## JK
Design mult_unsigned, start of the top module:
module mult_unsigned #(
		parameter WIDTHA = 16,
		parameter WIDTHB = 24,
		parameter PIPELINE_DEPTH = 4
)
(
	input clk,rst,
	input [WIDTHA -1 :0] A,
	input [WIDTHB -1 :0] B,
	output [WIDTHA + WIDTHB - 1:0] result
);
make LEC_CHECK=0 CAP_MARGIN=20 CELL_PAD_IN_SITES_GLOBAL_PLACEMENT=0 CORE_ASPECT_RATIO=0.91 CORE_MARGIN=2 CORE_UTILIZATION=72 CTS_CLUSTER_SIZE=96 MIN_ROUTING_LAYER=met1 PLACE_DENSITY=0.67 SETUP_SLACK_MARGIN=1.69 SLEW_MARGIN=10 TNS_END_PERCENT=50 finish   # period 5.95 ns
run.sh (not shown) runs the stock make flow with config.mk's settings and CLKGATE_MAP_FILE=.
The flow completed for JK, but it is not clean: the layout still shows setup timing.
Modified inputs, MS compared to JK
==> flow/config.mk <==
export PLATFORM = sky130hd
export DESIGN_NAME = mult_unsigned
export DESIGN_NICKNAME = mult_unsigned
export VERILOG_FILES = /design/flow/design.v
export SDC_FILE = /design/flow/constraint.sdc
export NUM_CORES = 4
export LEC_CHECK = 0
export CAP_MARGIN = 20
export CORE_MARGIN = 2
export CORE_UTILIZATION = 40
export SLEW_MARGIN = 20
==> flow/constraint.sdc <==
create_clock -name core_clock -period 8.0 [get_ports {clk}]
set_input_delay 1.6000 -clock core_clock [delete_from_list [all_inputs] [get_ports {clk}]]
set_output_delay 1.6000 -clock core_clock [all_outputs]
set_load 0.01 [all_outputs]
==> results <==
Of JK and MS, only MS finishes the flow clean. The flow completed for JK, but it is not clean: the layout still shows setup timing. Clock-buffer cell count, MS and JK, lower one = JK. Looking at final period demand of the worst path across both flows, MS is the weaker of the two, with JK ahead. JK → MS: total number of placement rows up 41%, first-pass GRT wire length down about 14%. For the fraction of area in registers, MS came in 2.1 points higher than JK did. Against JK, MS comes in about 9% lower on post-route cell area. Relative to JK, the die boundary height of MS is higher by 40%. MS has layout net count below what JK had.
What AL does differently from MS at the input level:
--- a/flow/config.mk
+++ b/flow/config.mk
@@ -7,5 +7,12 @@
 export LEC_CHECK = 0
 export CAP_MARGIN = 20
+export CELL_PAD_IN_SITES_GLOBAL_PLACEMENT = 0
 export CORE_MARGIN = 2
-export CORE_UTILIZATION = 40
-export SLEW_MARGIN = 20
+export CORE_UTILIZATION = 17
+export CTS_CLUSTER_DIAMETER = 341
+export CTS_CLUSTER_SIZE = 95
+export GPL_ROUTABILITY_DRIVEN = 0
+export HOLD_SLACK_MARGIN = -0.07
+export PLACE_DENSITY = 0.79
+export SLEW_MARGIN = 15
+export TNS_END_PERCENT = 20
## What came out
Compared with MS, AL shows initial antenna violation count higher by 3. Between MS and AL, the layout overhead on the synthesized area is lower for MS. NOTE wire length MS->AL increased by a few percent.
#### Input delta (TR over AL)
==> flow/config.mk <==
export PLATFORM = sky130hd
export DESIGN_NAME = mult_unsigned
export DESIGN_NICKNAME = mult_unsigned
export VERILOG_FILES = /design/flow/design.v
export SDC_FILE = /design/flow/constraint.sdc
export NUM_CORES = 4
export LEC_CHECK = 0
export CAP_MARGIN = 20
export CORE_MARGIN = 2
export CORE_UTILIZATION = 65
export SLEW_MARGIN = 20
==> flow/constraint.sdc <==
create_clock -name core_clock -period 5.44 [get_ports {clk}]
set_input_delay 1.0880 -clock core_clock [delete_from_list [all_inputs] [get_ports {clk}]]
set_output_delay 1.0880 -clock core_clock [all_outputs]
set_load 0.01 [all_outputs]
## What came out
The final report for TR shows a completed flow and a layout that fails verification, specifically setup timing. A startpoint of the worst setup timing path of rA[4]$_DFF_PP0_ is what TR shows, while rA[1]$_DFF_PP0_ belongs to AL. Between AL and TR, half-perimeter wire length after detailed placement is higher for AL, TR comes in under that. Combinational gate count: AL vs TR, no meaningful difference. In the flow results for AL and TR, the number of antenna violations at the first check in global routing is larger on AL. Relative to AL, overall routing resource usage increased by 23 points in TR. Diff AL -> TR: fraction of area in registers fell 1.6 points; number of cell rows went down; cell area after layout increased 7.4%. Non-clock buffer count of TR exceeds that of AL by more than 100%. Compared with AL, TR shows a lower floorplan die height.
## Diff of input files: PW against TR
--- a/flow/config.mk
+++ b/flow/config.mk
@@ -6,6 +6,8 @@
 export NUM_CORES = 4
 export LEC_CHECK = 0
+export ABC_AREA = 1
 export CAP_MARGIN = 20
 export CORE_MARGIN = 2
-export CORE_UTILIZATION = 65
+export CORE_UTILIZATION = 72
+export PLACE_DENSITY = 0.78
 export SLEW_MARGIN = 20
==> results <==
No crash in PW: every stage finished, but the layout fails its final checks due to setup timing. Die size: PW is under TR. Wire: PW routes more than TR. Instance count of the mapped netlist, PW vs TR: up by more than a quarter. Per the comparison of PW with TR, total number of vias picked up an extra 17%. On PW: smallest hold slack is 0.0041 ns higher than what TR gave. Looking at multi-input combinational gate total, PW sits 14% higher than TR does. Cell count listed in synth_stat.txt on PW is up relative to TR. Between PW and TR, the area taken by flip-flops and latches does not differ in any meaningful way. Detailed-route wire length per cell was lower in the run labelled TR. ~same worst path required time in TR and PW.

The RTL this note starts from:
==> flow/design.v <==
module mult_unsigned #(
		parameter WIDTHA = 16,
		parameter WIDTHB = 24,
		parameter PIPELINE_DEPTH = 4
)
(
	input clk,rst,
	input [WIDTHA -1 :0] A,
	input [WIDTHB -1 :0] B,
	output [WIDTHA + WIDTHB - 1:0] result
);
reg [WIDTHA -1 :0] rA;
reg [WIDTHB -1 :0] rB;
reg [WIDTHA + WIDTHB - 1:0] M [PIPELINE_DEPTH-1:0];
integer i;
always @(posedge clk or posedge rst)
begin
	if (rst) begin
		rA <= 0;
		rB <= 0;
		for (i=0; i<PIPELINE_DEPTH; i=i+1)
		  M[i] <=0;
		end
	else
	begin
		rA <= A;
		rB <= B;
		M[0] <= rA * rB;
		for (i=0; i<PIPELINE_DEPTH-1; i=i+1)
			M[i+1] <= M[i];
	end
end
assign result = M[PIPELINE_DEPTH-1];
endmodule
export LEC_CHECK = 0
export CAP_MARGIN = 10
export CELL_PAD_IN_SITES_DETAIL_PLACEMENT = 2
export CORE_ASPECT_RATIO = 1.73
export CORE_MARGIN = 2
export CORE_UTILIZATION = 65
export CTS_CLUSTER_SIZE = 59
export MIN_ROUTING_LAYER = met2
export PLACE_DENSITY_LB_ADDON = 0.12
export SETUP_SLACK_MARGIN = 0.77
export SLEW_MARGIN = 20
create_clock -name core_clock -period 7.04 [get_ports {clk}]
The starting point died in detailed placement.
Then changed:
==> flow/config.mk (replaced) <==
export PLATFORM = sky130hd
export DESIGN_NAME = mult_unsigned
export DESIGN_NICKNAME = mult_unsigned
export VERILOG_FILES = /design/flow/design.v
export SDC_FILE = /design/flow/constraint.sdc
export NUM_CORES = 4
export LEC_CHECK = 0
export CAP_MARGIN = 20
export CORE_MARGIN = 2
export CORE_UTILIZATION = 72
export MAX_ROUTING_LAYER = met4
export SLEW_MARGIN = 20
==> flow/constraint.sdc (replaced) <==
create_clock -name core_clock -period 7.4 [get_ports {clk}]
set_input_delay 1.4800 -clock core_clock [delete_from_list [all_inputs] [get_ports {clk}]]
set_output_delay 1.4800 -clock core_clock [all_outputs]
set_load 0.01 [all_outputs]
Effect: Now the flow went through all stages and came out clean; synthesized cell count stays the same; area after synthesis is unchanged; die size drops by 9.7%.
Then changed:
--- a/flow/config.mk
+++ b/flow/config.mk
@@ -6,7 +6,9 @@
 export NUM_CORES = 4
 export LEC_CHECK = 0
+export ABC_AREA = 1
 export CAP_MARGIN = 20
 export CORE_MARGIN = 2
 export CORE_UTILIZATION = 72
-export MAX_ROUTING_LAYER = met4
+export PLACE_DENSITY = 0.78
+export SETUP_SLACK_MARGIN = 1.28
 export SLEW_MARGIN = 20
==> flow/constraint.sdc (replaced) <==
create_clock -name core_clock -period 4.41 [get_ports {clk}]
set_input_delay 0.8820 -clock core_clock [delete_from_list [all_inputs] [get_ports {clk}]]
set_output_delay 0.8820 -clock core_clock [all_outputs]
set_load 0.01 [all_outputs]
The new run stopped in global routing on GRT-0232.
Synthesized area rises by 5.1%.
Die area rises by 4.9%.
Synthesized cell count increases by 26%.
Then changed:
--- a/flow/config.mk
+++ b/flow/config.mk
@@ -10,5 +10,5 @@
 export CORE_MARGIN = 2
 export CORE_UTILIZATION = 72
-export PLACE_DENSITY = 0.78
-export SETUP_SLACK_MARGIN = 1.28
+export CTS_CLUSTER_SIZE = 39
+export PLACE_DENSITY_LB_ADDON = 0.28
 export SLEW_MARGIN = 20
==> flow/constraint.sdc (replaced) <==
create_clock -name core_clock -period 4.85 [get_ports {clk}]
set_input_delay 0.9700 -clock core_clock [delete_from_list [all_inputs] [get_ports {clk}]]
set_output_delay 0.9700 -clock core_clock [all_outputs]
set_load 0.01 [all_outputs]
Effect: The changed run did not get past global routing (GRT-0232). Synthesized area is unchanged. Die area does not change. Synthesized cell count is unchanged.

// mult_unsigned: RTL as listed in full above, without the edits since
export LEC_CHECK = 0
export CAP_MARGIN = 20
export CELL_PAD_IN_SITES_GLOBAL_PLACEMENT = 0
export CORE_MARGIN = 10
export CORE_UTILIZATION = 72
export CTS_CLUSTER_SIZE = 49
export HOLD_SLACK_MARGIN = 0.21
export MIN_ROUTING_LAYER = met1
export PLACE_DENSITY = 0.67
export SLEW_MARGIN = 10
export TNS_END_PERCENT = 50
create_clock -name core_clock -period 5.55 [get_ports {clk}]
The baseline ran to the end with violations: negative setup slack.
==> next run, changes <==
- CORE_MARGIN: 10 -> 4
- CORE_UTILIZATION: 72 -> 42
- CTS_CLUSTER_DIAMETER: default -> 160
- CTS_CLUSTER_SIZE: 49 -> 100
- PLACE_DENSITY: 0.67 -> 0.81
- SETUP_SLACK_MARGIN: default -> 3.15
- TNS_END_PERCENT: 50 -> 20
- clock period: 5.55 -> 11.8 ns (I/O delays scaled with it)
With this change the flow passed the timing, DRC and antenna checks.
Synthesized cell count does not change.
Design area went down by 12%.
Worst setup slack is better by 5.8 ns.
==> next run, changes <==
- ABC_AREA: default -> 1
- CAP_MARGIN: 20 -> 10
- CORE_MARGIN: 4 -> 10
- CORE_UTILIZATION: 42 -> 56
- SETUP_SLACK_MARGIN: 3.15 -> 0.09
After rerunning:
- The new run ran to the end with no violations
- global-route usage goes up by 4.8 points
- cell count goes up by 15%
- synthesized area goes up by about 5%
- clock skew is about the same
- register-to-register slack improved by 0.43 ns
- wire length goes up by about 14%
- worst hold slack got worse by 0.0069 ns
- via count goes up by about 14%
==> next run, changes <==
- ABC_AREA: 1 -> 0
- CAP_MARGIN: 10 -> 20
- CORE_ASPECT_RATIO: default -> 0.66
- CORE_MARGIN: 10 -> 5
- CORE_UTILIZATION: 56 -> 63
- CTS_CLUSTER_DIAMETER: 160 -> 374
- CTS_CLUSTER_SIZE: 100 -> 96
- HOLD_SLACK_MARGIN: 0.21 -> 0.15
- MAX_ROUTING_LAYER: default -> met4
- PLACE_DENSITY: 0.81 -> 0.67
- TNS_END_PERCENT: 20 -> 80
Effect: The changed run completed without violations; via count shrinks by 13%; global-route usage climbs by 3.6 points; worst setup slack is worse by 0.50 ns; cell area came out lower by 5.0%; register-to-register slack loses 0.50 ns; utilization increases by 8.1 points.
==> next run, changes <==
- ABC_AREA: 0 -> default
- CAP_MARGIN: 20 -> 0
- CORE_ASPECT_RATIO: 0.66 -> default
- CORE_MARGIN: 5 -> 4
- CORE_UTILIZATION: 63 -> 17
- CTS_CLUSTER_DIAMETER: 374 -> 160
- CTS_CLUSTER_SIZE: 96 -> 100
- HOLD_SLACK_MARGIN: 0.15 -> 0.29
- MAX_ROUTING_LAYER: met4 -> default
- PLACE_DENSITY: 0.67 -> 0.81
- SETUP_SLACK_MARGIN: 0.09 -> -0.56
- TNS_END_PERCENT: 80 -> 20
Outcome: Wire length went up by 6.8%; hold slack stays flat; synthesized cell count stays the same; setup slack gets worse by 0.12 ns.
==> next run, changes <==
- CAP_MARGIN: 0 -> 20
- CORE_MARGIN: 4 -> 10
- CORE_UTILIZATION: 17 -> 56
- HOLD_SLACK_MARGIN: 0.29 -> 0.26
- PLACE_DENSITY: 0.81 -> default
- PLACE_DENSITY_LB_ADDON: default -> 0.3
- SETUP_SLACK_MARGIN: -0.56 -> 0.09
The new run finished with timing, DRC and antenna clean. Worst setup slack gains 0.15 ns. Die area came out lower by 64%. Non-clock buffer count goes down by 1. Critical path depth is lower by 4. Cell count decreases by 32%. Wire length went down by 5.3%. First-iteration DRC count falls by 30%.
